## SUBWAY
module SUBWAY(
    clk,
    rst_n,
    in_valid,
    init,
    in0,
    in1,
    in2,
    in3,
    out_valid,
    out
);
input clk, rst_n;
input in_valid;
input [1:0] init;
input [1:0] in0, in1, in2, in3; 
output reg       out_valid;
output reg [1:0] out;
parameter s_idle = 2'd0;
parameter s_input = 2'd1;
parameter s_cul = 2'd2;
parameter s_output = 2'd3;
genvar NN;
genvar MM;
integer i;
integer j;
parameter IDX = 9;
reg [1:0]current_state;
reg [1:0]next_state;
reg [1:0]init_pos;
reg [5:0]cnt;
reg [1:0]is_road;
reg [1:0] reg_dif;
reg [1:0]move;
wire UorD;
reg reg_UorD;
wire [1:0]dif1;
wire [1:0]dif2;
wire [1:0]dif;
reg [1:0] next_dif;
reg [1:0]next_pos;
reg [1:0]cur_pos;
reg [1:0] next_step[2:0];
wire [1:0]in_wire[3:0];
reg [1:0]in_a[IDX:0];
reg [1:0]in_b[IDX:0];
reg [1:0]in_c[IDX:0];
reg [1:0]in_d[IDX:0];
reg [1:0]out_pipe[54:0];
reg [1:0]road;
always@(posedge clk or negedge rst_n)begin
	if(!rst_n)
        current_state <= s_idle;
    else
        current_state <= next_state;
end
always@(*)begin
	case(current_state)
		s_idle: if(in_valid) next_state = s_input;
				else next_state = s_idle;
		s_input:if (cnt == 6'd7) next_state = s_cul;
				else next_state = s_input;
		s_cul:	if (cnt == 6'd62) next_state = s_output;
				else next_state = s_cul;				
		s_output: if (cnt == 6'd63) next_state = s_idle;
				else next_state = s_output;
		default: next_state = current_state;
	endcase 
end
always @(posedge clk or negedge rst_n) begin
    if(!rst_n)begin
		init_pos <= 2'd0;
    end   
    else
		case(current_state)
			s_idle: if(in_valid)begin
				init_pos <= init;
			end
			default: init_pos <= init_pos;
		endcase
end
always@(posedge clk or negedge rst_n)begin
	if(!rst_n)
        cnt <= 6'b0;
    else
		case(current_state)
			s_idle: cnt <= 6'd0;
			s_input: cnt <= cnt+6'd1;
			s_cul: if(cnt == 6'd62 ) cnt <= 6'd0;
					else cnt <= cnt+6'd1;
			s_output: if(cnt == 6'd63) cnt <= 6'd0;
					else cnt <= cnt+6'd1;
  ...
export LEC_CHECK = 0
export ABC_AREA = 1
export CAP_MARGIN = 20
export CORE_MARGIN = 2
export CORE_UTILIZATION = 72
export CTS_CLUSTER_DIAMETER = 371
export CTS_CLUSTER_SIZE = 96
export HOLD_SLACK_MARGIN = -0.09
export PLACE_DENSITY = 0.42
export SLEW_MARGIN = 20
export TNS_END_PERCENT = 5
create_clock -name core_clock -period 1.05 [get_ports {clk}]
run.sh (not shown) runs the stock make flow with config.mk's settings and CLKGATE_MAP_FILE=.
The starting point produced a layout that fails on setup timing.
Then changed:
--- a/flow/config.mk
+++ b/flow/config.mk
@@ -11,7 +11,4 @@
 export CORE_UTILIZATION = 72
-export CTS_CLUSTER_DIAMETER = 371
-export CTS_CLUSTER_SIZE = 96
-export HOLD_SLACK_MARGIN = -0.09
-export PLACE_DENSITY = 0.42
+export CTS_CLUSTER_DIAMETER = 218
+export CTS_CLUSTER_SIZE = 98
 export SLEW_MARGIN = 20
-export TNS_END_PERCENT = 5
==> flow/constraint.sdc (replaced) <==
create_clock -name core_clock -period 1.29 [get_ports {clk}]
set_input_delay 0.2580 -clock core_clock [delete_from_list [all_inputs] [get_ports {clk}]]
set_output_delay 0.2580 -clock core_clock [all_outputs]
set_load 0.01 [all_outputs]
Result:
- Now the flow did not get past clock tree synthesis on DPL-0038
- die size does not change
- synthesized area does not change
- synthesized cell count is unchanged
Then changed:
--- a/flow/config.mk
+++ b/flow/config.mk
@@ -9,6 +9,11 @@
 export CAP_MARGIN = 20
-export CORE_MARGIN = 2
-export CORE_UTILIZATION = 72
-export CTS_CLUSTER_DIAMETER = 218
-export CTS_CLUSTER_SIZE = 98
-export SLEW_MARGIN = 20
+export CELL_PAD_IN_SITES_GLOBAL_PLACEMENT = 1
+export CORE_ASPECT_RATIO = 0.93
+export CORE_MARGIN = 5
+export CORE_UTILIZATION = 40
+export GPL_ROUTABILITY_DRIVEN = 1
+export GPL_TIMING_DRIVEN = 1
+export MAX_ROUTING_LAYER = met4
+export PLACE_DENSITY_LB_ADDON = 0.19
+export SLEW_MARGIN = 5
+export TNS_END_PERCENT = 60
=> This time the run produced a layout that fails on setup timing. Die area came out higher by 92%. Synthesized area is unchanged. Synthesized cell count stays the same.

* * *

build 2:
Starting RTL as in the previous note.
## SUBWAY
module SUBWAY(
    clk,
    rst_n,
    in_valid,
    init,
    in0,
    in1,
    in2,
    in3,
    out_valid,
    out
);
clock: 1.62 ns
lec_check: 0
abc_area: 1
cap_margin: 20
core_margin: 2
core_utilization: 72
cts_cluster_diameter: 84
place_density_lb_addon: 0.05
slew_margin: 20
[flow] build 2 | stages: complete | final checks: fail | reason: setup timing
[inputs] build 58 vs build 2
Settings: changing CTS_CLUSTER_DIAMETER from 84 to 160; removing PLACE_DENSITY_LB_ADDON (formerly 0.05); changing the clock period (ns, I/O delays scaled along) from 1.62 to 1.37.
### Flow results
STATUS run=build 58 STAGES=ALL_DONE FINAL_CHECKS=FAILED CAUSE=setup timing
Build 2 → build 58: global-route wire length before repair higher, non-clock buffer total of the final layout rose by 20, via count moved up.
Delta(per-cell routed wire length, build 58 - build 2) > 0
Build 58 -> build 2: insertion delay of the later-clocked pin in the worst-skew pair flat
Critical-path maximum fanout: build 58 higher than build 2
--- input diff build 58..build 31 ---
Settings: putting CTS_CLUSTER_SIZE at 99 where nothing was set; clearing CTS_CLUSTER_DIAMETER, which used to be 160; swapping 1.37 for 1.55 in the clock period (ns, I/O delays scaled along).
==> results <==
Build 58 → build 31: met3 usage lower, via count of the first global-routing pass went down by 231.
Build 31 against build 58: cell area after layout now sits lower; critical path data required time higher; sequential share of layout area higher; fraction of cell area in non-clock buffers has decreased; combinational power went down.
The runs compared here, build 58 and build 31, all ended either early or with open violations.
Delta (build 31 minus build 58): power density normalized to cell area lower; relative contribution of the clock network to total power higher; aggregate global-route resource usage lower; via count lower.
--- input diff build 31..build 11 ---
Settings: putting CTS_CLUSTER_DIAMETER at 374 where nothing was set; putting SETUP_SLACK_MARGIN at -0.06 where nothing was set; putting TNS_END_PERCENT at 70 where nothing was set.
Results
Build 11 vs. build 31: worst hold-check slack went up by 0.073 ns.
The lower weighted congestion reported at the end of routability-driven placement of build 11 and build 31 is in build 31.
The slowest cell on the critical path comes out dfrtp_1 in one run and dfrtp_2 in the other, namely in build 31 and build 11 respectively.
Against build 31 as the reference, build 11 delivers a higher global-route usage.
Build 11 -> stages 100% | layout checks FAIL | setup timing
CTS buffer count: build 31 vs build 11 identical
In the reports for build 11 and build 31, the smaller via count of the first global-routing pass belongs to build 31.
Setup slack: build 11 less than build 31
When the final numbers for build 11 and build 31 were put side by side, the iteration count of the initial detailed-routing pass turned out to be smaller in build 11.
No activity file was given, so power comes from the tool's default toggle rates.
